`flow/run.sh`:
```
#!/bin/bash
# the make line also repeats each setting of config.mk as NAME=value (left out here)
make -C /OpenROAD-flow-scripts/flow DESIGN_CONFIG=/design/flow/config.mk WORK_HOME=/design/flow/orfs CLKGATE_MAP_FILE= finish
```
`flow/config.mk`:
```
export PLATFORM = sky130hd
export DESIGN_NAME = top
export DESIGN_NICKNAME = top
export VERILOG_FILES = /design/flow/design.v
export SDC_FILE = /design/flow/constraint.sdc
export NUM_CORES = 4
export LEC_CHECK = 0
export CAP_MARGIN = 20
export CORE_MARGIN = 2
export CORE_UTILIZATION = 70
export CTS_CLUSTER_DIAMETER = 278
export CTS_CLUSTER_SIZE = 39
export MAX_ROUTING_LAYER = met5
export PLACE_DENSITY = 0.65
export SLEW_MARGIN = 40
export TNS_END_PERCENT = 75
```
`flow/constraint.sdc`:
```
create_clock -name core_clock -period 10.4 [get_ports {clk}]
set_input_delay 2.0800 -clock core_clock [delete_from_list [all_inputs] [get_ports {clk}]]
set_output_delay 2.0800 -clock core_clock [all_outputs]
set_load 0.01 [all_outputs]
```
`flow/design.v`:
```
module divider(
    input logic [15:0]  dividend,
    output logic [15:0] quotient,
    output logic [15:0] remainder
);
    localparam logic[15:0] MAGIC = 16'h000047AF;
    logic [31:0]           temp;
    logic [31:0]           q;
    logic [15:0]           diff, t;
    assign temp = MAGIC * dividend[14:0];
    assign q = temp[31:16];
    assign diff = (dividend[14:0] - q) >> 1;
    assign t = diff + q;
    assign quotient = t >> 6;
    assign remainder[14:0] = dividend[14:0] - ((quotient << 6) + (quotient << 5) + (quotient << 2));
    assign remainder[15] = dividend[15];
endmodule
module input_circuit(
    input logic clk,
    input logic rst_n,
    input logic init_i,
    input logic stop_i,
    input logic [15:0] data_i,
    input logic valid_1,
    output logic ready_1,
    output logic [15:0] data_o,
    output logic valid_2,
    input  logic ready_2,
    output logic[15:0] total_num_turns_o
);
    logic[15:0] skid_buffer;
    logic       skid_buffer_empty;
    logic       r_init;
    logic       t1_done, t2_done;
    assign t1_done = ready_1 && valid_1;
    assign t2_done = ready_2 && valid_2;
    always_ff @(posedge clk) begin
        if(!rst_n) begin
            ready_1 <= 0;
        end
        else begin
            if(r_init)
              ready_1 <= !t1_done;
            else begin
                if(!stop_i) begin
                    if(skid_buffer_empty) begin
                        if((!valid_2) || t2_done)
                          ready_1 <= 1;
                        else ready_1 <= 0;
                    end else ready_1 <= 0;
                end
                else
                    ready_1 <= 0;
            end
        end
    end
    always_ff @(posedge clk) begin
        if(!rst_n) begin
            valid_2 <= 0;
        end
        else begin
            if(r_init)
              valid_2 <= 0;
            else begin
                if(t2_done) begin
                    if(skid_buffer_empty) begin
                        if(t1_done) begin
                            data_o <= data_i;
                            valid_2 <= 1;
                        end
                        else begin
                            valid_2 <= 0;
                        end
                    end
                    else begin
                        data_o <= skid_buffer;
                        valid_2 <= 1;
                    end
                end
                else if(!valid_2) begin
                    if(t1_done) begin
                        data_o <= data_i;
                        valid_2 <= 1;
                    end
                end
            end
        end
    end
    always_ff @(posedge clk) begin
        if(!rst_n) begin
            r_init <= 0;
            skid_buffer_empty <= 1;
        end
        else begin
            if(r_init) begin
                if(t1_done) begin
                    r_init <= 0;
                    total_num_turns_o <= data_i;
                end
            end
            else begin
                if(init_i)
                    r_init <= 1;
                if(t1_done && valid_2 && !t2_done) begin
                    skid_buffer <= data_i;
                    skid_buffer_empty <= 0;
                end
                else if(!t1_done && t2_done && !skid_buffer_empty) begin
                    skid_buffer_empty <= 1;
                end
            end
        end
    end
endmodule
module dial_solver(
        input logic [15:0] val,
        input logic        valid_i,
        input logic        clk,
        input logic        rst_n,
        input logic [15:0] full_turns,
        output logic       ready,
        output logic       valid,
        output logic [31:0] password
);
    logic signed[31:0] dial;
    logic signed[31:0] old_dial;
    logic [15:0] rval;
    typedef enum logic {
        LEFT = 0,
        RIGHT = 1
    } turn_t;
    typedef enum logic[2:0]{
        IDLE,
        READY,
        CHECK_TURN,
        R_END,
        L_END
    }state_t;
    logic turn;
    state_t state;
    assign turn = rval[15];
    always_ff @(posedge clk) begin
        if(!rst_n) begin
            ready <= 0;
            password <= 0;
            dial <= 50;
            state <= IDLE;
        end
        else begin
            unique case(state)
                IDLE: begin
                    ready <= 1;
                    state <= READY;
                end
                READY: begin
                    if(valid_i) begin
                      old_dial <= dial;
                      password <= password + full_turns;
                      rval <= val;
                      state <= CHECK_TURN;
                      ready <= 0;
                    end
                end
                CHECK_TURN: begin
                    if(turn == RIGHT) begin
                      dial <= dial + rval[14:0];
                      state <= R_END;
                    end
                    else begin
                      dial <= dial - rval[14:0];
                      state <= L_END;
                    end
                end
                R_END: begin
                    if(dial > 99) begin
                        dial <= dial - 100;
                        password <= password + 1;
                    end
                    state <= READY;
                    ready <= 1;
                end
                L_END: begin
                    if(dial < 0) begin
                      dial <= dial + 100;
                    end
                    if((dial < 0 || dial == 0) && old_dial != 0)
                        password <= password + 1;
                    state <= READY;
                    ready <= 1;
                end
            endcase
        end
    end
endmodule
module top(input logic [15:0]  data_i,
           input logic         valid_i,
           input logic         clk,
           input logic         rst_n,
           output logic        ready_o,
           output logic valid_o,
           output logic [31:0] password_o);
    logic [15:0] dividend;
    logic [15:0] quotient;
    logic [15:0] remainder;
    logic        init;
    logic        stop;
    logic [31:0] turns;
    logic        ready1;
    logic        valid2, ready2;
    logic        valid3;
    logic [15:0] cnt;
    logic [15:0] total_num_turns;
    typedef enum logic[2:0] {
        IDLE,
        CHECK_TOTAL_CNT,
        ACTIVE,
        WAIT1,
        WAIT2,
        DONE
    }state_t;
    state_t state;
    always_ff @(posedge clk) begin
        if(!rst_n) begin
            state <= IDLE;
            valid_o <= 0;
            init <= 1;
            stop <= 1;
            cnt <= 0;
        end
        else begin
            unique case(state)
                IDLE: begin
                    if(valid_i && ready_o) begin
                        init <= 0;
                        state <= CHECK_TOTAL_CNT;
                    end
                end
                CHECK_TOTAL_CNT: begin
                    if(cnt == total_num_turns) begin
                        state <= DONE;
                    end
                    else begin
                        state <= ACTIVE;
                        stop <= 0;
                        init <= 0;
                    end
                end
                ACTIVE:begin
                    if(ready_o && valid_i) begin
                        cnt <= cnt + 1;
                        if(cnt + 1 == total_num_turns) begin
                            state <= WAIT1;
                            stop <= 1;
                        end
                    end
                end
                WAIT1: begin
                    state <= WAIT2;
                end
                WAIT2: begin
                    if(ready2 && !valid2) begin
                        valid_o <= 1;
                        state <= DONE;
                    end
                end
                DONE:begin
                    valid_o <= 0;
                    stop <= 1;
                    init <= 1;
                    state <= IDLE;
                end
            endcase
        end
    end
    input_circuit ic (
        .clk (clk),
        .rst_n (rst_n),
        .data_i (data_i),
        .valid_1 (valid_i),
        .ready_1 (ready_o),
        .data_o (dividend),
        .valid_2 (valid2),
        .ready_2 (ready2),
        .total_num_turns_o (total_num_turns),
        .init_i (init),
        .stop_i (stop));
    divider d(.dividend (dividend),
              .quotient (quotient),
              .remainder (remainder));
    dial_solver ds(.val (remainder),
                  .valid_i (valid2),
                  .clk (clk),
                  .rst_n (rst_n),
                  .ready (ready2),
                  .valid (valid_3),
                  .password (password_o),
                  .full_turns (quotient));
endmodule
```
==> results of run 1 <==
routing by layer:
layer  GRT usage (%)  part of all wire [%]
met4           33.52                    11
met5               0                  0.43
met1           48.84                    32
met3           11.05                    15
met2           73.11                    42
area by class of cell:
cell class,instances,area [um^2]
Antenna cell,1,2.502
Tap cell,330,412.9
Clock buffer,19,454.2
Fill cell,1054,2506
Multi-Input combinational cell,1572,13160
Timing Repair Buffer,369,3019
Sequential cell,195,4865
Clock inverter,13,187.7
Inverter,191,721.9
metrics by stage:
| step | instances | utilization (%) | hold slack [ns] | setup TNS [ns] |
|---|---|---|---|---|
| after floorplan | 2014 | - | 0.4130 | -3.226 |
| after global placement | 2598 | 82.85 | 0.4272 | -13.70 |
| after detailed placement | 2600 | 82.95 | 0.4369 | -20.99 |
| after CTS | 2675 | 88.02 | 0.4587 | -14.76 |
| after global routing | 2689 | 90.09 | 0.4919 | -83.88 |
| final | 2690 | 90.10 | 0.4611 | -80.63 |
timing repair:
item | 4_1_cts | 5_1_grt
pin swaps | 87 | 82
gates resized | 77 | 73
setup buffers | 48 | 36
cloned | 0 | 0
setup endpoints to repair | 32 | 40
==> run notes, run 1 <==
fresh numbers from the pnr run: clk_skew 0.01919 ns, Synth Cell Area 0.01815 mm^2, Unique cell types 96, CTS max path bufs 2, Compound Share, Synth 17.12%, Placed Area 0.02101 mm^2, Post-Syn Nets 2343, CP endpoint kind flop, outcome finished with violations, cycle use final 131.4%, CTS tree built, core area 0.02533 mm^2, Finished Cell Area 0.02282 mm^2, XORs/XNORs by Area 9.209%, Yosys top cell area share 15.88%, R2R setup slack -3.26 ns, syn_area_per_cell 9.012 um^2, slew margin rel. 20.99%, hold crit path type flop to flop, asr flop ratio synth 0%, Top cells by area edfxtp_1, ha_1, dfxtp_1, Synth top cells by count ha_1, nor2_1, inv_1, Seq share, synth 26.80%, r2r endpoint ds.rval[14], DR pass1 iterations 9, Fmax 73.20 MHz, Worst R2R Path Depth 53, area grow syn2layout 25.73%, worst endpoint data arrival time 13.85 ns, Critical-path top delay cell fa_1, Post-DP HPWL 37380 um, IO Count 53, DRT Wirelength 71950 um, Vias per Instance 7.021, most frequent cell on the critical path ha_1, Synth area leader edfxtp_1, critical path startpoint ic.data_o[8], via count of the routed design 18.89k, CTS Buf Count 17, Init Core Util 71.67%, Yosys reg bits 195, CTS root buf clkbuf_16, clk sinks 195, Worst Hold End state[1], Final Hold Violation Tally 0, Mapped Cells 2014, Post-Place Worst Slack -1.297 ns, Setup crit start kind flop, hold path cells 2, worst r2r src ic.data_o[8], Routability Congestion 0.9110, initial antenna violation count 2, Core Rows 58, first-pass GRT wire length 92620 um, WL per Instance 26.75 um, Reg clk slew, reported paths 0.09 ns, Post-synth EDFFs 96, vias in the first global route 18.13k, # hold bufs at CTS 0, die width 165.0 um, worst-path fanout max 17, Hold Path Origin state[5], RSZ-0062 raised after global routing true, Die Area 0.02723 mm^2, largest net degree at the start of global routing 75, ys flop type dfxtp_1, Chip Area, Yosys 0.01815 mm^2, CP bufs+invs 10, Setup WS post-layout -3.261 ns, ANT nets after route 0, Worst Setup EP ds.rval[14], Simple Share, Synth 15.72%, grt total ovfl 0, worst slew pin tran 1.177 ns, comb area leader adder cells, layout check faults setup timing, Late-Pin Clk Latency 0.46 ns, tool warnings 38, MaxCap Viol Count 0, Period minus WS final 13.66 ns, Adder Area Share 25.49%, mux frac, synth 0.4756%, worst endpoint required time 10.59 ns, Max Slew Vio Count 0, H-tree depth 4, cell depth of the worst setup path 53, total track usage 44.13%, ys cells 2014, most instantiated library cell after synthesis ha_1, Final Setup Violations 43, drt drc 0, critical path's top delay family adder cells, Max stage delay on crit path 0.82 ns, drt first-iter violations 2828, Port Buffers 52, fin nets 2675, Setup CP Type flop to flop, Syn. warnings 4, Die Height 165.0 um
==> run 2: changes to the inputs <==
Settings changed: CAP_MARGIN 20 to 15, CELL_PAD_IN_SITES_GLOBAL_PLACEMENT set to 1, CORE_ASPECT_RATIO set to 0.93, CORE_MARGIN 2 to 7, CORE_UTILIZATION 70 to 46, CTS_CLUSTER_DIAMETER 278 to 239, CTS_CLUSTER_SIZE 39 to 99, GPL_ROUTABILITY_DRIVEN set to 1, GPL_TIMING_DRIVEN set to 0, MAX_ROUTING_LAYER met5 to met4, MIN_ROUTING_LAYER set to met1, PLACE_DENSITY 0.65 to not set, SLEW_MARGIN 40 to 20, TNS_END_PERCENT 75 to not set.
Clock period 10.4 ns to 13.0 ns, I/O delays scaled along.
==> run notes, run 2 <==
fresh numbers from the pnr run: routing usage on met2 35.64%, first-pass GRT wire length 79370 um, Unique cell types 96, CTS root buf clkbuf_16, ys flop type dfxtp_1, WL per Instance 18.78 um, largest net degree at the start of global routing 34, hold crit path type flop to flop, Adder Area Share 25.49%, Setup crit start kind flop, Max stage delay on crit path 0.62 ns, Non-Filler Instances 2646, core area 0.03915 mm^2, Reg clk slew, reported paths 0.08 ns, r2r endpoint ds.rval[14], final setup TNS 0 ns, Most Crowded Layer GR met2, drt first-iter violations 806, Final Hold Violation Tally 0, GR Util met1 32.19%, Yosys reg bits 195, Seq share, synth 26.80%, Die Height 205.6 um, DRT Wirelength 49690 um, Worst R2R Path Depth 49, Core Rows 70, worst r2r src ic.data_o[0], Setup CP Type flop to flop, Max Slew Vio Count 0, Fmax 80.09 MHz, outcome no timing/DRC/antenna violations, initial antenna violation count 0, Port Buffers 52, XORs/XNORs by Area 9.209%, CP bufs+invs 6, worst endpoint data arrival time 12.68 ns, asr flop ratio synth 0%, hold path cells 2, most frequent cell on the critical path fa_1, H-tree depth 4, Hold Path Origin state[5], fillers 3675, GR Layer Usage met3 3.072%, via count of the routed design 14.82k, die width 220.0 um, Post-synth EDFFs 96, most instantiated library cell after synthesis ha_1, Vias per Instance 5.599, cell depth of the worst setup path 49, IO Count 53, Init Core Util 46.36%, critical path startpoint ic.data_o[0], Worst Hold End state[1], Critical-path top delay cell fa_1, Simple Share, Synth 15.72%, DR pass1 iterations 5, clk sinks 195, Yosys top cell area share 15.88%, tool warnings 35, Post-DP HPWL 38650 um, syn_area_per_cell 9.012 um^2, grt total ovfl 0, ANT nets after route 0, Synth Cell Area 0.01815 mm^2, total track usage 22.95%, Routability Congestion 0.8624, Die Area 0.04522 mm^2, DP Cell Count 2574, critical path's top delay family adder cells, cycle use final 96.04%, Late-Pin Clk Latency 0.46 ns, Worst Setup EP ds.rval[14], drt drc 0, Top cells by area edfxtp_1, ha_1, dfxtp_1, R2R setup slack 0.51 ns, worst-path fanout max 5, area grow syn2layout 12.99%, Syn. warnings 4, MaxCap Viol Count 0, Post-Syn Nets 2343, mux frac, synth 0.4756%, slew margin rel. 35.18%, Synth area leader edfxtp_1, ys cells 2014, worst slew pin tran 0.9722 ns, Synth top cells by count ha_1, nor2_1, inv_1, comb area leader adder cells, Final Setup Violations 0, Period minus WS final 12.49 ns, CTS max path bufs 2, fin nets 2458, worst endpoint required time 13.19 ns, CTS tree built, CTS Buf Count 17, Compound Share, Synth 17.12%, Mapped Cells 2014, diodes inserted 0, vias in the first global route 14.51k, CP endpoint kind flop, clk_skew 0.01450 ns, Chip Area, Yosys 0.01815 mm^2
-- run 2: layout make-up --
type                       count  area (um^2)  share of cell area [%]
inverter                     191        728.2                   3.551
tap                          504        630.6                   3.075
buffer                        56        241.5                   1.177
multi-input combinational   1572        12560                   61.25
timing repair buffer          96        868.3                   4.234
clock inverter                15        187.7                  0.9151
clock buffer                  17        425.4                   2.074
sequential                   195         4865                   23.72
-- run 2: stage by stage --
stage	cell area, um^2	hold WS [ns]	util [%]	setup slack (ns)
global placement	19300	0.4239	49.30	-1.426
detailed placement	19370	0.4414	49.48	-1.537
CTS	20160	0.4601	51.50	0.002424
global route	20510	0.4855	52.38	-0.06874
finish	20510	0.4531	52.38	0.5146
floorplan	18150	0.4130	-	0.4989
-- run 2: routing by layer --
layer | share of wire (%) | wire [um]
met1 | 50 | 24930
met2 | 46 | 22610
met3 | 3.3 | 1653
met4 | 1.0 | 499
met5 | 0 | 0
-- run 2: timing repair --
action	in CTS	in global routing
setup buffers	16	24
pin swaps	4	13
setup endpoints to repair	30	13
hold buffers	0	0
hold endpoints to repair	0	0
resized	15	29
==> run 3: changes to the inputs <==
Settings changed: CAP_MARGIN 15 to 20, CELL_PAD_IN_SITES_GLOBAL_PLACEMENT 1 to not set, CORE_ASPECT_RATIO 0.93 to not set, CORE_MARGIN 7 to 2, CORE_UTILIZATION 46 to 22, CTS_CLUSTER_DIAMETER 239 to not set, CTS_CLUSTER_SIZE 99 to not set, GPL_ROUTABILITY_DRIVEN 1 to not set, GPL_TIMING_DRIVEN 0 to not set, MAX_ROUTING_LAYER met4 to not set, MIN_ROUTING_LAYER met1 to not set, PLACE_DENSITY set to 0.6.
Clock period 13.0 ns to 20.2 ns, I/O delays scaled along.
==> run notes, run 3 <==
fresh numbers from the pnr run: drt drc 0, worst r2r src ic.data_o[4], Hold Path Origin ds.state[2], initial antenna violation count 0, Fmax 73.76 MHz, XORs/XNORs by Area 9.209%, worst endpoint required time 20.40 ns, WL per Instance 14.06 um, Post-CTS Setup Inserts 0, Chip Area, Yosys 0.01815 mm^2, tool warnings 33, critical path's top delay family AND-OR/OR-AND gates, CP endpoint kind flop, Post-Syn Nets 2343, WHS 0.4542 ns, Post-DP HPWL 34550 um, MaxCap Viol Count 0, CTS root buf clkbuf_16, Synth Cell Area 0.01815 mm^2, # hold bufs at CTS 0, Port Buffers 52, CTS Buf Count 17, mux frac, synth 0.4756%, critical path startpoint ic.data_o[4], die width 291.2 um, hold path cells 2, comb area leader adder cells, DRT Wirelength 43960 um, DR pass1 iterations 5, area grow syn2layout 13.28%, Max Slew Vio Count 0, Setup crit start kind flop, Die Area 0.08482 mm^2, most instantiated library cell after synthesis ha_1, Yosys reg bits 195, hold crit path type flop to flop, cell depth of the worst setup path 50, Adder Area Share 25.49%, Vias per Instance 4.499, CP bufs+invs 7, ys cells 2014, Compound Share, Synth 17.12%, Syn. warnings 4, ys flop type dfxtp_1, Critical-path top delay cell fa_1, drt first-iter violations 865, CTS max path bufs 2, first-pass GRT wire length 73530 um, IO Count 53, Worst R2R Path Depth 50, asr flop ratio synth 0%, Simple Share, Synth 15.72%, Synth area leader edfxtp_1, Late-Pin Clk Latency 0.46 ns, Init Core Util 22.18%, Mapped Cells 2014, slew margin rel. 33.95%, ANT nets after route 0, fin nets 2372, clk_skew 0.01229 ns, worst slew pin tran 0.9907 ns, Seq share, synth 26.80%, cycle use final 67.12%, Core Rows 105, Max stage delay on crit path 0.59 ns, via count of the routed design 14.06k, Final Hold Violation Tally 0, Reg clk slew, reported paths 0.08 ns, Yosys top cell area share 15.88%, H-tree depth 4, Worst Setup EP ds.rval[14], Worst Hold End ds.state[1], R2R setup slack 6.64 ns, Top cells by area edfxtp_1, ha_1, dfxtp_1, Routability Congestion 0.8340, syn_area_per_cell 9.012 um^2, r2r endpoint ds.rval[14], vias in the first global route 13.99k, Period minus WS final 13.56 ns, Synth top cells by count ha_1, nor2_1, inv_1, total track usage 10.55%, outcome no timing/DRC/antenna violations, most frequent cell on the critical path fa_1, Setup CP Type flop to flop, clk sinks 195, diodes inserted 0, Die Height 291.2 um, core area 0.08185 mm^2, Unique cell types 96, RSZ-0062 raised after global routing false, largest net degree at the start of global routing 52, worst endpoint data arrival time 13.76 ns, final setup TNS 0 ns, worst-path fanout max 12, Final Setup Violations 0, Resize count post-CTS 0, CTS tree built, Post-synth EDFFs 96, grt total ovfl 0
## run 3: final cells by class
class | instances | area (um^2)
inverter | 191 | 716.9
sequential | 195 | 4865
multi-input combinational | 1572 | 12370
tap | 1070 | 1339
clock buffer | 19 | 464.2
timing repair buffer | 66 | 625.6
fill | 8711 | 61290
clock inverter | 13 | 180.2
## run 3: through the flow
| stage | worst slack [ns] | utilization (%) | area (um^2) | cells |
|---|---|---|---|---|
| floorplan | 7.699 | - | 18150 | 2014 |
| finish | 6.642 | 25.12 | 20560 | 3126 |
| detailed placement | 6.726 | 24.32 | 19910 | 3094 |
| global placement | 6.921 | 24.32 | 19910 | 3094 |
| global route | 5.733 | 25.12 | 20560 | 3126 |
| CTS | 6.671 | 25.11 | 20550 | 3126 |
## run 3: metal layers
| metal | vias to the layer above | part of all wire (%) | global-route usage [%] |
|---|---|---|---|
| met2 | 179 | 48 | 18.38 |
| met3 | 30 | 2.6 | 1.122 |
| met4 | 0 | 1.3 | 2.452 |
| met5 | - | 0 | 0 |
| met1 | 6670 | 48 | 13.94 |
| li1 | 7184 | - | - |
==> run 4: changes to the inputs <==
Settings changed: CORE_ASPECT_RATIO set to 1.97, CORE_UTILIZATION 22 to 40, CTS_CLUSTER_DIAMETER set to 271, CTS_CLUSTER_SIZE set to 91, HOLD_SLACK_MARGIN set to -0.06, PLACE_DENSITY 0.6 to not set, PLACE_DENSITY_LB_ADDON set to 0.3, TNS_END_PERCENT set to 15.
Clock period 20.2 ns to 13.0 ns, I/O delays scaled along.
==> run notes, run 4 <==
fresh numbers from the pnr run: final setup TNS 0 ns, Routability Congestion 0.9491, Simple Share, Synth 15.72%, MaxCap Viol Count 0, Synth Cell Area 0.01815 mm^2, Mapped Cells 2014, Critical-path top delay cell fa_1, Yosys reg bits 195, Worst R2R Path Depth 44, Synth top cells by count ha_1, nor2_1, inv_1, Adder Area Share 25.49%, syn_area_per_cell 9.012 um^2, Post-DP HPWL 40280 um, CTS root buf clkbuf_16, worst slew pin tran 1.040 ns, comb area leader adder cells, Post-synth EDFFs 96, Max stage delay on crit path 0.56 ns, grt total ovfl 0, die width 155.8 um, Compound Share, Synth 17.12%, slew margin rel. 30.64%, clk sinks 195, Setup crit start kind flop, Reg clk slew, reported paths 0.08 ns, Post-Place Worst Slack 0.08725 ns, CP bufs+invs 6, Setup CP Type flop to flop, worst r2r src ic.data_o[3], largest net degree at the start of global routing 51, Top cells by area edfxtp_1, ha_1, dfxtp_1, CTS max path bufs 2, cycle use final 94.99%, XORs/XNORs by Area 9.209%, H-tree depth 4, Chip Area, Yosys 0.01815 mm^2, Core Rows 109, vias in the first global route 15.74k, worst endpoint data arrival time 12.55 ns, most frequent cell on the critical path fa_1, IO Count 53, WL per Instance 18.75 um, DR pass1 iterations 5, Non-Filler Instances 2639, drt drc 0, clk_skew 0.01403 ns, Period minus WS final 12.35 ns, hold path cells 2, worst-path fanout max 7, Syn. warnings 4, ys flop type dfxtp_1, via count of the routed design 14.89k, Unique cell types 96, critical path's top delay family adder cells, Vias per Instance 5.640, R2R setup slack 0.65 ns, ANT nets after route 0, fin nets 2400, Seq share, synth 26.80%, Fmax 80.98 MHz, tool warnings 33, Init Core Util 40.45%, total track usage 21.65%, core area 0.04487 mm^2, Die Area 0.04720 mm^2, critical path startpoint ic.data_o[3], Final Setup Violations 0, Synth area leader edfxtp_1, outcome no timing/DRC/antenna violations, Late-Pin Clk Latency 0.47 ns, Setup WS post-layout 0.6519 ns, Worst Hold End state[1], mux frac, synth 0.4756%, diodes inserted 0, Max Slew Vio Count 0, asr flop ratio synth 0%, CTS Buf Count 17, most instantiated library cell after synthesis ha_1, hold crit path type flop to flop, Worst Setup EP ds.rval[14], worst endpoint required time 13.20 ns, CP endpoint kind flop, initial antenna violation count 0, Post-Syn Nets 2343, r2r endpoint ds.rval[14], Final Hold Violation Tally 0, ys cells 2014, WHS 0.4455 ns, CTS tree built, drt first-iter violations 643, Hold Path Origin state[5], DP Cell Count 2600, Port Buffers 52, DRT Wirelength 49470 um, first-pass GRT wire length 79900 um, fillers 4287, cell depth of the worst setup path 44, Die Height 303.0 um, area grow syn2layout 11.50%, Yosys top cell area share 15.88%
==> run 4: area by class of cell <==
type	count	area [um^2]	share of cell area [%]
clock buffers	18	429.2	2.120
clock inverters	14	172.7	0.8531
inverters	191	716.9	3.542
multi-input cells	1572	12520	61.85
flip-flops and latches	195	4865	24.04
well taps	555	694.4	3.431
repair buffers	94	843.3	4.167
==> run 4: per-stage QoR <==
step,cell area [um^2],utilization (%)
2_1_floorplan,18150,-
4_1_cts,20020,44.63
3_3_place_gp,19420,43.29
6_report,20240,45.11
5_1_grt,20240,45.11
3_5_place_dp,19420,43.29
==> run 4: repair_timing <==
action	4_1_cts	5_1_grt
setup buffers	0	6
gates resized	0	30
hold buffers	0	0
setup endpoints to repair	0	12
==> run 4: per-layer routing <==
metal / up-vias / part of all wire (%) / GRT usage, %
li1: 7217 / - / -
met1: 7202 / 33 / 19.33
met2: 302 / 57 / 43.84
met3: 164 / 2.2 / 1.971
met4: 0 / 8.0 / 15.92
met5: - / 0 / 0
==> run 5: changes to the inputs <==
Settings changed: CORE_ASPECT_RATIO 1.97 to not set, CORE_UTILIZATION 40 to 70, CTS_CLUSTER_DIAMETER 271 to 57, CTS_CLUSTER_SIZE 91 to 39, HOLD_SLACK_MARGIN -0.06 to not set, MAX_ROUTING_LAYER set to met5, PLACE_DENSITY set to 0.65, PLACE_DENSITY_LB_ADDON 0.3 to not set, SETUP_SLACK_MARGIN set to 2.04, SLEW_MARGIN 20 to 40, TNS_END_PERCENT 15 to 75.
Clock period 13.0 ns to 7.23 ns, I/O delays scaled along.
==> run notes, run 5 <==
fresh numbers from the pnr run: XORs/XNORs by Area 9.209%, Setup WS post-layout -5.500 ns, fin nets 2681, WHS 0.4692 ns, drt drc 0, most instantiated library cell after synthesis ha_1, ys flop type dfxtp_1, Placed Area 0.02118 mm^2, Yosys reg bits 195, Adder Area Share 25.49%, CTS Buf Count 17, Die Area 0.02723 mm^2, Max stage delay on crit path 0.58 ns, cell depth of the worst setup path 52, CP bufs+invs 10, Die Height 165.0 um, syn_area_per_cell 9.012 um^2, worst endpoint required time 7.40 ns, worst r2r src ic.data_o[3], Top cells by area edfxtp_1, ha_1, dfxtp_1, Mapped Cells 2014, Non-Filler Instances 2695, WL per Instance 22.48 um, Worst Setup EP ds.rval[13], Post-synth EDFFs 96, first-pass GRT wire length 82760 um, hold path cells 2, critical path startpoint ic.data_o[3], largest net degree at the start of global routing 61, worst-path fanout max 4, H-tree depth 4, Final Setup Violations 45, Yosys top cell area share 15.88%, initial antenna violation count 0, outcome finished with violations, ANT nets after route 0, Late-Pin Clk Latency 0.46 ns, worst slew pin tran 0.8017 ns, die width 165.0 um, CP endpoint kind flop, Fmax 78.56 MHz, Critical-path top delay cell fa_1, CTS tree built, DRT Wirelength 60590 um, layout check faults setup timing, asr flop ratio synth 0%, Reg clk slew, reported paths 0.10 ns, Routability Congestion 0.9124, CTS max path bufs 2, slew margin rel. 45.80%, most frequent cell on the critical path fa_1, total track usage 38.45%, Synth area leader edfxtp_1, Port Buffers 52, MaxCap Viol Count 0, comb area leader adder cells, Max Slew Vio Count 0, Syn. warnings 4, Unique cell types 96, r2r endpoint ds.rval[13], clk sinks 195, core area 0.02533 mm^2, clk_skew 0.02014 ns, tool warnings 38, Finished Cell Area 0.02268 mm^2, Hold Path Origin state[5], Compound Share, Synth 17.12%, Synth Cell Area 0.01815 mm^2, vias in the first global route 17.06k, drt first-iter violations 2093, Vias per Instance 6.656, Simple Share, Synth 15.72%, Init Core Util 71.67%, worst endpoint data arrival time 12.90 ns, hold crit path type flop to flop, Worst R2R Path Depth 52, Period minus WS final 12.73 ns, CTS root buf clkbuf_16, mux frac, synth 0.4756%, Post-DP HPWL 37590 um, via count of the routed design 17.94k, Setup CP Type flop to flop, cycle use final 176.1%, Final Hold Violation Tally 0, DP Cell Count 2623, Core Rows 58, Setup crit start kind flop, Worst Hold End state[1], Synth top cells by count ha_1, nor2_1, inv_1, critical path's top delay family adder cells, Seq share, synth 26.80%, # hold bufs at CTS 0, Post-Syn Nets 2343, R2R setup slack -5.50 ns, area grow syn2layout 24.95%, DR pass1 iterations 8, RSZ-0062 raised after global routing true, IO Count 53, diodes inserted 0, Chip Area, Yosys 0.01815 mm^2, grt total ovfl 0, ys cells 2014, Post-Place Worst Slack -4.646 ns
==> run 5: cell type report <==
cell class | instances | area (um^2)
clock inverters | 15 | 225.2
inverters | 191 | 721.9
multi-input cells | 1572 | 13030
fillers | 1110 | 2646
clock buffers | 17 | 425.4
well taps | 330 | 412.9
repair buffers | 375 | 2998
flip-flops and latches | 195 | 4865
==> run 5: routing by layer <==
layer  global-route usage [%]  vias up  part of all wire, %
met3                    5.776      489                  9.3
li1                         -     7810                    -
met1                    44.94     8379                   34
met5                        0        -                    0
met2                    68.48     1259                   48
met4                    19.49        0                  9.1
==> run 5: what timing repair did <==
action	4_1_cts	5_1_grt
pin swaps	65	60
setup buffers	20	20
setup endpoints to repair	45	51
gates resized	36	73
==> run 5: stage by stage <==
stage          setup TNS (ns)  utilization [%]
2_1_floorplan         -123.16                -
3_3_place_gp          -138.22            83.54
3_5_place_dp          -159.77            83.63
4_1_cts               -156.10            87.43
5_1_grt               -193.75            89.55
6_report              -182.61            89.55
==> run 6: changes to the inputs <==
Settings changed: CAP_MARGIN 20 to 5, CORE_UTILIZATION 70 to 67, CTS_CLUSTER_DIAMETER 57 to 278, CTS_CLUSTER_SIZE 39 to 11, MAX_ROUTING_LAYER met5 to met4, PLACE_DENSITY 0.65 to 0.57, SETUP_SLACK_MARGIN 2.04 to not set, SLEW_MARGIN 40 to 20, TNS_END_PERCENT 75 to 95.
Clock period 7.23 ns to 8.22 ns, I/O delays scaled along.
==> run notes, run 6 <==
fresh numbers from the pnr run: Yosys top cell area share 15.88%, clk sinks 195, drt drc 0, drt first-iter violations 1410, Die Height 168.6 um, worst-path fanout max 4, Simple Share, Synth 15.72%, XORs/XNORs by Area 9.209%, via count of the routed design 16.98k, Routability Congestion 0.9336, Placed Area 0.02127 mm^2, Max Slew Vio Count 0, fillers 1517, mux frac, synth 0.4756%, tool warnings 38, # hold bufs at CTS 0, Max stage delay on crit path 0.57 ns, Post-DP HPWL 37240 um, Die Area 0.02842 mm^2, Late-Pin Clk Latency 0.45 ns, CP bufs+invs 9, clk_skew 0.01663 ns, Hold Path Origin ds.state[2], area grow syn2layout 25.66%, Vias per Instance 6.216, worst slew pin tran 1.011 ns, R2R setup slack -3.61 ns, DR pass1 iterations 6, CTS tree built, asr flop ratio synth 0%, outcome finished with violations, Top cells by area edfxtp_1, ha_1, dfxtp_1, Unique cell types 96, Chip Area, Yosys 0.01815 mm^2, critical path's top delay family adder cells, MaxCap Viol Count 0, Seq share, synth 26.80%, total track usage 38.49%, worst endpoint data arrival time 12.02 ns, critical path startpoint ic.data_o[5], Fmax 84.53 MHz, Final Setup Violations 45, r2r endpoint ds.rval[14], core area 0.02680 mm^2, initial antenna violation count 0, most frequent cell on the critical path fa_1, Finished Cell Area 0.02281 mm^2, Adder Area Share 25.49%, Core Rows 60, Setup CP Type flop to flop, CTS root buf clkbuf_16, Synth Cell Area 0.01815 mm^2, CP endpoint kind flop, Post-Syn Nets 2343, Worst R2R Path Depth 51, Post-synth EDFFs 96, comb area leader adder cells, WL per Instance 19.79 um, fin nets 2705, H-tree depth 4, DRT Wirelength 54050 um, hold path cells 2, vias in the first global route 17.01k, Synth top cells by count ha_1, nor2_1, inv_1, grt total ovfl 0, Setup crit start kind flop, ys flop type dfxtp_1, Worst Setup EP ds.rval[14], syn_area_per_cell 9.012 um^2, Compound Share, Synth 17.12%, Worst Hold End ds.state[1], layout check faults setup timing, Init Core Util 67.73%, most instantiated library cell after synthesis ha_1, largest net degree at the start of global routing 75, worst r2r src ic.data_o[5], Period minus WS final 11.83 ns, Port Buffers 52, RSZ-0062 raised after global routing true, Setup WS post-layout -3.611 ns, CTS max path bufs 2, Mapped Cells 2014, cell depth of the worst setup path 51, Final Hold Violation Tally 0, first-pass GRT wire length 84670 um, slew margin rel. 32.52%, die width 168.6 um, Synth area leader edfxtp_1, worst endpoint required time 8.41 ns, hold crit path type flop to flop, cycle use final 143.9%, CTS Buf Count 17, Yosys reg bits 195, Syn. warnings 4, ys cells 2014, Critical-path top delay cell fa_1, Reg clk slew, reported paths 0.08 ns, ANT nets after route 0, IO Count 53
run 6: layout make-up:
type | count | area [um^2] | share of cell area, %
flip-flops and latches | 195 | 4865 | 21.33
diodes | 1 | 2.502 | 0.01097
multi-input cells | 1572 | 13030 | 57.15
repair buffers | 399 | 3189 | 13.98
clock inverters | 13 | 115.1 | 0.5047
well taps | 341 | 426.7 | 1.871
inverters | 191 | 721.9 | 3.165
clock buffers | 19 | 454.2 | 1.991
run 6: repair_timing:
action                     CTS  global route
pin swaps                   82            63
resized                     75            42
setup endpoints to repair   45            45
setup buffers               40            18
run 6: metal layers:
metal | vias up | global-route usage [%] | share of wire (%)
met4 | 0 | 18.55 | 5.2
li1 | 7849 | - | -
met2 | 789 | 65.02 | 49
met3 | 244 | 5.307 | 6.6
met1 | 8095 | 45.64 | 39
met5 | - | - | 0
run 6: metrics by stage:
stage                     hold slack (ns)  utilization (%)  setup WS [ns]  setup TNS [ns]  instances
after floorplan                    0.4130                -         -3.129          -78.55       2014
after global placement             0.4215            79.37         -3.082          -97.49       2644
after detailed placement           0.4330            79.37         -3.428         -111.95       2644
after CTS                          0.4534            83.62         -3.322         -107.24       2711
after global routing               0.4757            85.09         -4.063         -134.13       2730
final                              0.4560            85.10         -3.611         -114.24       2731
==> run 7: changes to the inputs <==
Settings changed: CAP_MARGIN 5 to 20, CORE_UTILIZATION 67 to 66, CTS_CLUSTER_DIAMETER 278 to not set, CTS_CLUSTER_SIZE 11 to not set, MAX_ROUTING_LAYER met4 to not set, PLACE_DENSITY 0.57 to 0.6, TNS_END_PERCENT 95 to not set.
Clock period 8.22 ns to 10.5 ns, I/O delays scaled along.
==> run notes, run 7 <==
fresh numbers from the pnr run: outcome finished with violations, layout check faults setup timing, Synth area leader edfxtp_1, slew margin rel. 42.67%, drt drc 0, cycle use final 111.7%, Adder Area Share 25.49%, Yosys reg bits 195, Unique cell types 96, comb area leader adder cells, DRT Wirelength 49330 um, Top cells by area edfxtp_1, ha_1, dfxtp_1, XORs/XNORs by Area 9.209%, Setup WS post-layout -1.227 ns, RSZ-0062 raised after global routing true, Final Setup Violations 34, most instantiated library cell after synthesis ha_1, hold path cells 2, critical path's top delay family adder cells, worst r2r src ic.data_o[0], Syn. warnings 4, Chip Area, Yosys 0.01815 mm^2, worst-path fanout max 3, Seq share, synth 26.80%, first-pass GRT wire length 80390 um, Period minus WS final 11.73 ns, core area 0.02695 mm^2, clk sinks 195, Mapped Cells 2014, ys cells 2014, Max Slew Vio Count 0, fillers 1631, Reg clk slew, reported paths 0.09 ns, ys flop type dfxtp_1, worst endpoint data arrival time 11.91 ns, DP Cell Count 2594, largest net degree at the start of global routing 75, Critical-path top delay cell fa_1, CP endpoint kind flop, H-tree depth 4, Worst R2R Path Depth 51, Setup CP Type flop to flop, grt total ovfl 0, Vias per Instance 6.079, drt first-iter violations 1089, CP bufs+invs 8, Worst Setup EP ds.rval[14], Post-Place Worst Slack -1.189 ns, Synth Cell Area 0.01815 mm^2, total track usage 34.92%, WL per Instance 18.52 um, Simple Share, Synth 15.72%, tool warnings 38, area grow syn2layout 22.26%, # hold bufs at CTS 0, mux frac, synth 0.4756%, diodes inserted 0, Fmax 85.27 MHz, WHS 0.4614 ns, Finished Cell Area 0.02219 mm^2, Hold Path Origin ds.state[2], CTS root buf clkbuf_16, CTS Buf Count 17, CTS max path bufs 2, Die Height 169.8 um, via count of the routed design 16.19k, Worst Hold End ds.state[1], worst endpoint required time 10.68 ns, die width 169.8 um, ANT nets after route 0, IO Count 53, syn_area_per_cell 9.012 um^2, Late-Pin Clk Latency 0.45 ns, Post-synth EDFFs 96, R2R setup slack -1.23 ns, Compound Share, Synth 17.12%, DR pass1 iterations 5, Synth top cells by count ha_1, nor2_1, inv_1, Die Area 0.02884 mm^2, Yosys top cell area share 15.88%, CTS tree built, r2r endpoint ds.rval[14], Port Buffers 52, Core Rows 60, initial antenna violation count 0, asr flop ratio synth 0%, MaxCap Viol Count 0, vias in the first global route 16.53k, worst slew pin tran 0.8599 ns, Placed Area 0.02087 mm^2, Post-DP HPWL 36330 um, Setup crit start kind flop, Final Hold Violation Tally 0, Routability Congestion 0.9032, cell depth of the worst setup path 51, Max stage delay on crit path 0.55 ns, hold crit path type flop to flop, Init Core Util 67.35%, most frequent cell on the critical path fa_1, clk_skew 0.02347 ns, Non-Filler Instances 2663, Post-Syn Nets 2343, critical path startpoint ic.data_o[0], fin nets 2638
## run 7: what timing repair did
action,4_1_cts,5_1_grt
buffers inserted,35,6
resized,80,24
pin swaps,93,27
endpoints found under the setup margin,32,37
cloned,0,0
## run 7: metrics by stage
| stage | util, % | setup TNS (ns) |
|---|---|---|
| 2_1_floorplan | - | -2.175 |
| 3_3_place_gp | 77.45 | -8.350 |
| 3_5_place_dp | 77.45 | -17.74 |
| 4_1_cts | 81.85 | -12.92 |
| 5_1_grt | 82.34 | -38.22 |
| 6_report | 82.34 | -21.49 |
## run 7: cell type report
class / count / area, um^2 / area share, %
multi-input combinational: 1572 / 12900 / 58.14
sequential: 195 / 4865 / 21.92
timing repair buffer: 332 / 2675 / 12.05
clock inverter: 15 / 175.2 / 0.7893
clock buffer: 17 / 425.4 / 1.917
tap: 341 / 426.7 / 1.923
inverter: 191 / 721.9 / 3.253
## run 7: metal layers
| layer | share of wire (%) | track usage [%] | vias to the layer above | wire (um) |
|---|---|---|---|---|
| met5 | 0 | 0 | - | 0 |
| met4 | 4.3 | 15.46 | 0 | 2142 |
| met3 | 4.9 | 4.651 | 161 | 2403 |
| met2 | 51 | 62.96 | 536 | 25070 |
| met1 | 40 | 41.68 | 7784 | 19710 |
| li1 | - | - | 7707 | - |
==> run 8: changes to the inputs <==
Settings changed: CAP_MARGIN 20 to 35, CELL_PAD_IN_SITES_GLOBAL_PLACEMENT set to 3, CORE_ASPECT_RATIO set to 1.25, CORE_UTILIZATION 66 to 58, PLACE_DENSITY 0.6 to not set, PLACE_DENSITY_LB_ADDON set to 0.19, TNS_END_PERCENT set to 45.
Clock period 10.5 ns to 7.37 ns, I/O delays scaled along.
==> run notes, run 8 <==
yosys + openroad results -> Chip Area, Yosys 0.01815 mm^2, Yosys reg bits 195, Adder Area Share 25.49%, ys cells 2014, Synth top cells by count ha_1, nor2_1, inv_1, Yosys top cell area share 15.88%, Seq share, synth 26.80%, Mapped Cells 2014, Compound Share, Synth 17.12%, ys flop type dfxtp_1, Synth Cell Area 0.01815 mm^2, Simple Share, Synth 15.72%, Err [ERROR FLW-0024] Place density exceeds 1.0 (current PLACE_DENSITY_LB_ADDON =  0.19). Please check if the value of  PLACE_DENSITY_LB_ADDON is between 0 and 0.99., Post-synth EDFFs 96, Die Height 201.8 um, most instantiated library cell after synthesis ha_1, Synth area leader edfxtp_1, Die Area 0.03273 mm^2, outcome did not finish, syn_area_per_cell 9.012 um^2, Top cells by area edfxtp_1, ha_1, dfxtp_1, comb area leader adder cells, core area 0.03090 mm^2, Syn. warnings 4, Init Core Util 58.74%, asr flop ratio synth 0%, die width 162.2 um, Core Rows 72, Unique cell types 96, XORs/XNORs by Area 9.209%, Post-Syn Nets 2343, Stopped at global placement without I/O, mux frac, synth 0.4756%
==> run 9: changes to the inputs <==
Settings changed: ABC_AREA set to 1, CAP_MARGIN 35 to 20, CELL_PAD_IN_SITES_GLOBAL_PLACEMENT 3 to not set, CORE_ASPECT_RATIO 1.25 to not set, CORE_UTILIZATION 58 to 68, PLACE_DENSITY set to 0.6, PLACE_DENSITY_LB_ADDON 0.19 to not set, TNS_END_PERCENT 45 to not set.
Clock period 7.37 ns to 5.17 ns, I/O delays scaled along.
==> run notes, run 9 <==
yosys + openroad results -> outcome did not finish, Stopped at global routing, Err [ERROR GRT-0232] Routing congestion too high. Check the congestion heatmap in the GUI., CTS max path bufs 2, Port Buffers 52, Yosys top cell area share 15.24%, Simple Share, Synth 23.30%, Init Core Util 68.65%, ys flop type dfxtp_1, Compound Share, Synth 12.84%, Synth top cells by count nand2_1, inv_1, ha_1, Mapped Cells 2497, total track usage 67.38%, Die Height 170.8 um, Synth Cell Area 0.01891 mm^2, Post-Syn Nets 2826, Placed Area 0.02261 mm^2, Chip Area, Yosys 0.01891 mm^2, core area 0.02755 mm^2, Die Area 0.02917 mm^2, comb area leader adder cells, die width 170.8 um, Syn. warnings 4, clk sinks 195, Routability Congestion 0.9879, Yosys reg bits 195, Synth area leader edfxtp_1, ys cells 2497, CTS Buf Count 17, IO Count 53, syn_area_per_cell 7.575 um^2, asr flop ratio synth 0%, # hold bufs at CTS 0, CTS root buf clkbuf_16, Post-DP HPWL 44480 um, mux frac, synth 0%, Unique cell types 58, Post-synth EDFFs 96, most instantiated library cell after synthesis nand2_1, grt total ovfl 8, Seq share, synth 25.72%, Top cells by area edfxtp_1, ha_1, dfxtp_1, H-tree depth 4, XORs/XNORs by Area 4.776%, Core Rows 61, Adder Area Share 24.08%
run 9: metal layers:
| metal | global-route usage, % | overflow |
|---|---|---|
| met2 | 88.51 | 3 |
| met4 | 69.60 | 5 |
| met3 | 45.78 | 0 |
| met1 | 66.60 | 0 |
| met5 | 19.65 | 0 |
run 9: stage by stage:
step	hold slack [ns]	setup slack [ns]	utilization (%)	cells	setup TNS, ns
after CTS	0.4519	-4.615	87.31	3309	-171.36
after detailed placement	0.4393	-4.932	82.04	3235	-177.93
after global placement	0.4204	-4.700	82.04	3235	-167.56
after floorplan	0.4125	-4.498	-	2497	-148.57
run 9: timing repair:
action	CTS
pin swaps	77
resized	103
endpoints found under the setup margin	45
buffers inserted	43
==> run 10: changes to the inputs <==
Settings changed: CORE_UTILIZATION 68 to 72, CTS_CLUSTER_DIAMETER set to 244, CTS_CLUSTER_SIZE set to 76.
Clock period 5.17 ns to 9.24 ns, I/O delays scaled along.
==> run notes, run 10 <==
yosys + openroad results -> outcome did not finish, Stopped at global routing, Err [ERROR GRT-0232] Routing congestion too high. Check the congestion heatmap in the GUI., comb area leader adder cells, Post-Syn Nets 2826, Syn. warnings 4, Routability Congestion 0.9793, ys flop type dfxtp_1, Synth area leader edfxtp_1, Compound Share, Synth 12.84%, syn_area_per_cell 7.575 um^2, Top cells by area edfxtp_1, ha_1, dfxtp_1, Yosys top cell area share 15.24%, Simple Share, Synth 23.30%, XORs/XNORs by Area 4.776%, Synth Cell Area 0.01891 mm^2, mux frac, synth 0%, # hold bufs at CTS 0, Init Core Util 73.00%, Synth top cells by count nand2_1, inv_1, ha_1, clk sinks 195, Yosys reg bits 195, ys cells 2497, Post-synth EDFFs 96, CTS Buf Count 17, Seq share, synth 25.72%, Die Height 166.1 um, Mapped Cells 2497, core area 0.02591 mm^2, Unique cell types 58, Placed Area 0.02205 mm^2, asr flop ratio synth 0%, total track usage 78.64%, Adder Area Share 24.08%, Port Buffers 52, CTS root buf clkbuf_16, Core Rows 59, DP Cell Count 3140, Post-DP HPWL 45040 um, CTS max path bufs 2, most instantiated library cell after synthesis nand2_1, die width 166.1 um, grt total ovfl 176, H-tree depth 4, Chip Area, Yosys 0.01891 mm^2, IO Count 53, Die Area 0.02758 mm^2
[run 10: what timing repair did]
| action | in CTS |
|---|---|
| pin swaps | 61 |
| resized | 105 |
| setup buffers | 60 |
| setup endpoints to repair | 31 |
[run 10: metal layers]
layer / GRT overflow / track usage [%]
met5: 0 / 33.57
met4: 76 / 82.95
met3: 0 / 63.63
met2: 99 / 95.62
met1: 1 / 76.04
[run 10: metrics by stage]
step                      setup slack [ns]  setup TNS (ns)  hold WS [ns]  utilization (%)
after floorplan                    -0.4286         -0.4557        0.4125                -
after global placement             -0.5607          -6.369        0.4266            85.11
after detailed placement            -1.045          -15.22        0.4413            85.11
after CTS                          -0.8550          -11.98        0.4632            90.51
==> run 11: changes to the inputs <==
Settings changed: CORE_UTILIZATION 72 to 62, CTS_CLUSTER_DIAMETER 244 to not set, CTS_CLUSTER_SIZE 76 to not set, PLACE_DENSITY 0.6 to not set, PLACE_DENSITY_LB_ADDON set to 0.0.
Clock period 9.24 ns to 5.14 ns, I/O delays scaled along.
==> run notes, run 11 <==
fresh numbers from the pnr run: layout check faults setup timing, Period minus WS final 10.19 ns, Mapped Cells 2497, grt total ovfl 0, via count of the routed design 19.36k, DP Cell Count 3231, DRT Wirelength 62590 um, routing usage on met2 66.78%, Die Area 0.03192 mm^2, initial antenna violation count 0, MaxCap Viol Count 0, critical path's top delay family adder cells, first-pass GRT wire length 93850 um, worst endpoint required time 5.37 ns, Max Slew Vio Count 0, Synth area leader edfxtp_1, critical path startpoint ic.data_o[3], slew margin rel. 21.99%, Die Height 178.7 um, CP endpoint kind flop, Syn. warnings 4, Seq share, synth 25.72%, Synth top cells by count nand2_1, inv_1, ha_1, syn_area_per_cell 7.575 um^2, R2R setup slack -5.05 ns, XORs/XNORs by Area 4.776%, RSZ-0062 raised after global routing true, CTS Buf Count 17, clk sinks 195, Final Setup Violations 45, Simple Share, Synth 23.30%, Synth Cell Area 0.01891 mm^2, GR Layer Usage met3 5.237%, Yosys reg bits 195, Vias per Instance 5.821, comb area leader adder cells, die width 178.7 um, Setup WS post-layout -5.049 ns, Init Core Util 63.31%, cell depth of the worst setup path 58, hold path cells 2, Chip Area, Yosys 0.01891 mm^2, Hold Path Origin state[5], CTS tree built, most instantiated library cell after synthesis nand2_1, Non-Filler Instances 3325, largest net degree at the start of global routing 62, Post-DP HPWL 43930 um, H-tree depth 4, worst-path fanout max 4, CTS root buf clkbuf_16, fin nets 3251, worst endpoint data arrival time 10.42 ns, Adder Area Share 24.08%, GR Util met1 44.58%, r2r endpoint ds.rval[14], mux frac, synth 0%, ANT nets after route 0, ys cells 2497, Late-Pin Clk Latency 0.46 ns, Port Buffers 52, Worst R2R Path Depth 58, Core Rows 63, diodes inserted 0, worst r2r src ic.data_o[3], Unique cell types 58, Final Hold Violation Tally 0, Worst Hold End state[1], drt first-iter violations 1935, CP bufs+invs 11, clk_skew 0.02094 ns, Setup CP Type flop to flop, Compound Share, Synth 12.84%, Post-Syn Nets 2826, CTS max path bufs 2, asr flop ratio synth 0%, core area 0.02987 mm^2, Setup crit start kind flop, IO Count 53, Yosys top cell area share 15.24%, hold crit path type flop to flop, drt drc 0, Worst Setup EP ds.rval[14], area grow syn2layout 30.28%, Routability Congestion 1.025, tool warnings 36, DR pass1 iterations 5, Most Crowded Layer GR met2, Post-synth EDFFs 96, outcome finished with violations, worst slew pin tran 1.170 ns, WL per Instance 18.82 um, ys flop type dfxtp_1, Fmax 98.15 MHz, vias in the first global route 18.89k, cycle use final 198.2%, Top cells by area edfxtp_1, ha_1, dfxtp_1, total track usage 37.56%, Critical-path top delay cell fa_1, Reg clk slew, reported paths 0.09 ns, Max stage delay on crit path 0.53 ns
==> run 11: final cells by class <==
cell class | instances | area [um^2]
fillers | 1880 | 5234
flip-flops and latches | 195 | 4865
clock inverters | 15 | 215.2
multi-input cells | 1834 | 13420
inverters | 433 | 1635
clock buffers | 17 | 425.4
repair buffers | 441 | 3590
well taps | 390 | 488.0
==> run 11: routing by layer <==
metal / part of all wire (%) / wire length, um
met5: 0 / 0
met2: 50 / 31100
met1: 38 / 23590
met3: 7.2 / 4481
met4: 5.4 / 3410
==> run 11: metrics by stage <==
| step | hold WS, ns | area [um^2] | utilization, % | worst slack [ns] | setup TNS, ns |
|---|---|---|---|---|---|
| floorplan | 0.4125 | 19160 | - | -4.528 | -149.92 |
| global placement | 0.4196 | 22500 | 75.32 | -4.745 | -170.32 |
| detailed placement | 0.4379 | 22500 | 75.32 | -4.981 | -182.31 |
| CTS | 0.4581 | 24120 | 80.75 | -4.697 | -178.09 |
| global route | 0.4733 | 24640 | 82.48 | -5.414 | -204.48 |
| finish | 0.4569 | 24640 | 82.48 | -5.049 | -189.01 |
==> run 11: repair_timing <==
item,4_1_cts,5_1_grt
gates resized,120,133
gates cloned,0,0
setup buffers,72,35
endpoints found under the hold margin,0,0
setup endpoints to repair,45,49
hold buffers,0,0
pin swaps,77,110
==> run 12: changes to the inputs <==
Settings changed: ABC_AREA 1 to not set, CELL_PAD_IN_SITES_DETAIL_PLACEMENT set to 1, CORE_UTILIZATION 62 to 71, MAX_ROUTING_LAYER set to met5, MIN_ROUTING_LAYER set to met1, PLACE_DENSITY set to 0.76, PLACE_DENSITY_LB_ADDON 0.0 to not set, SETUP_SLACK_MARGIN set to 1.48.
Clock period 5.14 ns to 7.8 ns, I/O delays scaled along.
==> run notes, run 12 <==
yosys + openroad results -> Init Core Util 72.29%, IO Count 53, ys flop type dfxtp_1, ys cells 2014, Yosys top cell area share 15.88%, outcome did not finish, asr flop ratio synth 0%, most instantiated library cell after synthesis ha_1, Port Buffers 52, Mapped Cells 2014, Core Rows 58, mux frac, synth 0.4756%, Err [ERROR DPL-0033] detailed placement checks failed during check placement., Synth Cell Area 0.01815 mm^2, Simple Share, Synth 15.72%, syn_area_per_cell 9.012 um^2, Seq share, synth 26.80%, Die Area 0.02686 mm^2, Post-Syn Nets 2343, core area 0.02511 mm^2, Post-synth EDFFs 96, Routability Congestion 0.9324, Top cells by area edfxtp_1, ha_1, dfxtp_1, Synth area leader edfxtp_1, Syn. warnings 4, comb area leader adder cells, Yosys reg bits 195, Adder Area Share 25.49%, Chip Area, Yosys 0.01815 mm^2, Unique cell types 96, Stopped at detailed placement, XORs/XNORs by Area 9.209%, die width 163.9 um, Die Height 163.9 um, Synth top cells by count ha_1, nor2_1, inv_1, Compound Share, Synth 17.12%
[run 12: stage by stage]
step              TNS, ns  hold slack, ns  instances
floorplan          -97.45          0.4130       2014
global placement  -114.75          0.4193       2626
==> run 13: changes to the inputs <==
Settings changed: CELL_PAD_IN_SITES_DETAIL_PLACEMENT 1 to not set, CORE_UTILIZATION 71 to 40, CTS_CLUSTER_DIAMETER set to 296, CTS_CLUSTER_SIZE set to 95, HOLD_SLACK_MARGIN set to -0.06, MAX_ROUTING_LAYER met5 to not set, MIN_ROUTING_LAYER met1 to not set, PLACE_DENSITY 0.76 to not set, SETUP_SLACK_MARGIN 1.48 to not set, TNS_END_PERCENT set to 10.
Clock period 7.8 ns to 13.0 ns, I/O delays scaled along.
==> run notes, run 13 <==
fresh numbers from the pnr run: worst r2r src ic.data_o[4], drt first-iter violations 1173, Critical-path top delay cell fa_1, Synth area leader edfxtp_1, XORs/XNORs by Area 9.209%, Max Slew Vio Count 0, Syn. warnings 4, CTS max path bufs 2, Reg clk slew, reported paths 0.08 ns, DR pass1 iterations 5, Worst Hold End state[1], comb area leader adder cells, r2r endpoint ds.rval[14], most instantiated library cell after synthesis ha_1, Chip Area, Yosys 0.01815 mm^2, WL per Instance 16.79 um, Late-Pin Clk Latency 0.46 ns, Top cells by area edfxtp_1, ha_1, dfxtp_1, ys cells 2014, Period minus WS final 12.45 ns, Port Buffers 52, clk_skew 0.01850 ns, Final Hold Violation Tally 0, worst slew pin tran 1.051 ns, Synth Cell Area 0.01815 mm^2, area grow syn2layout 10.91%, Fmax 80.32 MHz, Post-Place Worst Slack -0.07959 ns, Die Height 217.0 um, Compound Share, Synth 17.12%, Unique cell types 96, Mapped Cells 2014, worst endpoint required time 13.18 ns, Comb area 0.01243 mm^2, tool warnings 33, cycle use final 95.77%, asr flop ratio synth 0%, fillers 4414, Vias per Instance 5.424, Placed Area 0.01943 mm^2, CP bufs+invs 6, hold path cells 2, Worst Setup EP ds.rval[14], Yosys reg bits 195, total track usage 19.46%, Max stage delay on crit path 0.56 ns, drt drc 0, initial antenna violation count 0, ANT nets after route 0, Yosys top cell area share 15.88%, worst-path fanout max 4, critical path's top delay family adder cells, DP Cell Count 2639, ys flop type dfxtp_1, critical path startpoint ic.data_o[4], CTS root buf clkbuf_16, cell depth of the worst setup path 50, CTS Buf Count 17, clk sinks 195, slew margin rel. 29.96%, MaxCap Viol Count 0, CTS tree built, Setup crit start kind flop, R2R setup slack 0.55 ns, Finished Cell Area 0.02013 mm^2, Synth top cells by count ha_1, nor2_1, inv_1, core area 0.04509 mm^2, Non-Filler Instances 2678, Init Core Util 40.26%, Post-DP HPWL 34860 um, most frequent cell on the critical path fa_1, IO Count 53, Post-Syn Nets 2343, Hold Path Origin state[5], vias in the first global route 14.34k, Final Setup Violations 0, die width 217.0 um, Die Area 0.04710 mm^2, first-pass GRT wire length 74330 um, diodes inserted 0, Routability Congestion 0.9047, Core Rows 78, Setup CP Type flop to flop, Post-synth EDFFs 96, Simple Share, Synth 15.72%, Adder Area Share 25.49%, via count of the routed design 14.53k, DRT Wirelength 44970 um, Seq share, synth 26.80%, worst endpoint data arrival time 12.63 ns, # hold bufs at CTS 0, mux frac, synth 0.4756%, syn_area_per_cell 9.012 um^2, H-tree depth 4, largest net degree at the start of global routing 75, Worst R2R Path Depth 50, hold crit path type flop to flop, outcome no timing/DRC/antenna violations, flip-flop and latch area 0.004865 mm^2, grt total ovfl 0, CP endpoint kind flop, fin nets 2394, Setup WS post-layout 0.5493 ns
## run 13: area by class of cell
| type | instances | share of cell area [%] |
|---|---|---|
| Clock buffer | 18 | 2.132 |
| Timing Repair Buffer | 88 | 3.947 |
| Inverter | 191 | 3.561 |
| Sequential cell | 195 | 24.17 |
| Tap cell | 600 | 3.729 |
| Multi-Input combinational cell | 1572 | 61.76 |
| Clock inverter | 14 | 0.7086 |
## run 13: stage by stage
stage	TNS (ns)	hold slack, ns	utilization [%]
floorplan	0	0.4130	-
global placement	0	0.4264	43.10
finish	0	0.4459	44.65
CTS	0	0.4516	44.40
global route	-0.06927	0.4769	44.65
detailed placement	-0.07959	0.4341	43.10
## run 13: repair_timing
action                     CTS  global route
setup buffers                0             6
pin swaps                    0             7
setup endpoints to repair    1            12
gates resized                3            10
## run 13: routing by layer
layer	GRT usage (%)	wire length, um	vias up
met5	0	0	-
met1	25.83	21190	7037
li1	-	-	7233
met3	2.222	1106	57
met4	5.365	924	0
met2	33.49	21750	198
==> run 14: changes to the inputs <==
Settings changed: ABC_AREA set to 1, CORE_UTILIZATION 40 to 72, CTS_CLUSTER_DIAMETER 296 to 79, CTS_CLUSTER_SIZE 95 to not set, HOLD_SLACK_MARGIN -0.06 to not set, PLACE_DENSITY_LB_ADDON set to 0.28, SETUP_SLACK_MARGIN set to 2.86, TNS_END_PERCENT 10 to not set.
Clock period 13.0 ns to 11.3 ns, I/O delays scaled along.
==> run notes, run 14 <==
yosys + openroad results -> total track usage 74.50%, Die Area 0.02758 mm^2, CTS root buf clkbuf_16, ys flop type dfxtp_1, Stopped at global routing, Port Buffers 52, Chip Area, Yosys 0.01891 mm^2, CTS max path bufs 2, Adder Area Share 24.08%, outcome did not finish, syn_area_per_cell 7.575 um^2, asr flop ratio synth 0%, DP Cell Count 2863, IO Count 53, Init Core Util 73.00%, Die Height 166.1 um, Syn. warnings 4, Seq share, synth 25.72%, most instantiated library cell after synthesis nand2_1, ys cells 2497, CTS Buf Count 17, Routability Congestion 1.020, Simple Share, Synth 23.30%, die width 166.1 um, grt total ovfl 10, Mapped Cells 2497, Post-Syn Nets 2826, comb area leader adder cells, Post-DP HPWL 39180 um, XORs/XNORs by Area 4.776%, H-tree depth 4, Top cells by area edfxtp_1, ha_1, dfxtp_1, Synth top cells by count nand2_1, inv_1, ha_1, mux frac, synth 0%, Post-synth EDFFs 96, core area 0.02591 mm^2, # hold bufs at CTS 0, Post-Place Worst Slack 0.4707 ns, Placed Area 0.02003 mm^2, Yosys top cell area share 15.24%, Err [ERROR GRT-0232] Routing congestion too high. Check the congestion heatmap in the GUI., clk sinks 195, Core Rows 59, Unique cell types 58, Yosys reg bits 195, Synth Cell Area 0.01891 mm^2, Synth area leader edfxtp_1, Compound Share, Synth 12.84%
[run 14: metal layers]
| metal | overflow | track usage, % |
|---|---|---|
| met1 | 1 | 74.96 |
| met2 | 3 | 89.48 |
| met3 | 0 | 62.18 |
| met4 | 6 | 68.24 |
| met5 | 0 | 43.65 |
[run 14: timing repair]
action | in CTS
buffers inserted | 133
pin swaps | 94
endpoints found under the setup margin | 42
resized | 172
[run 14: metrics by stage]
step | utilization [%]
2_1_floorplan | -
3_3_place_gp | 77.31
3_5_place_dp | 77.31
4_1_cts | 86.21
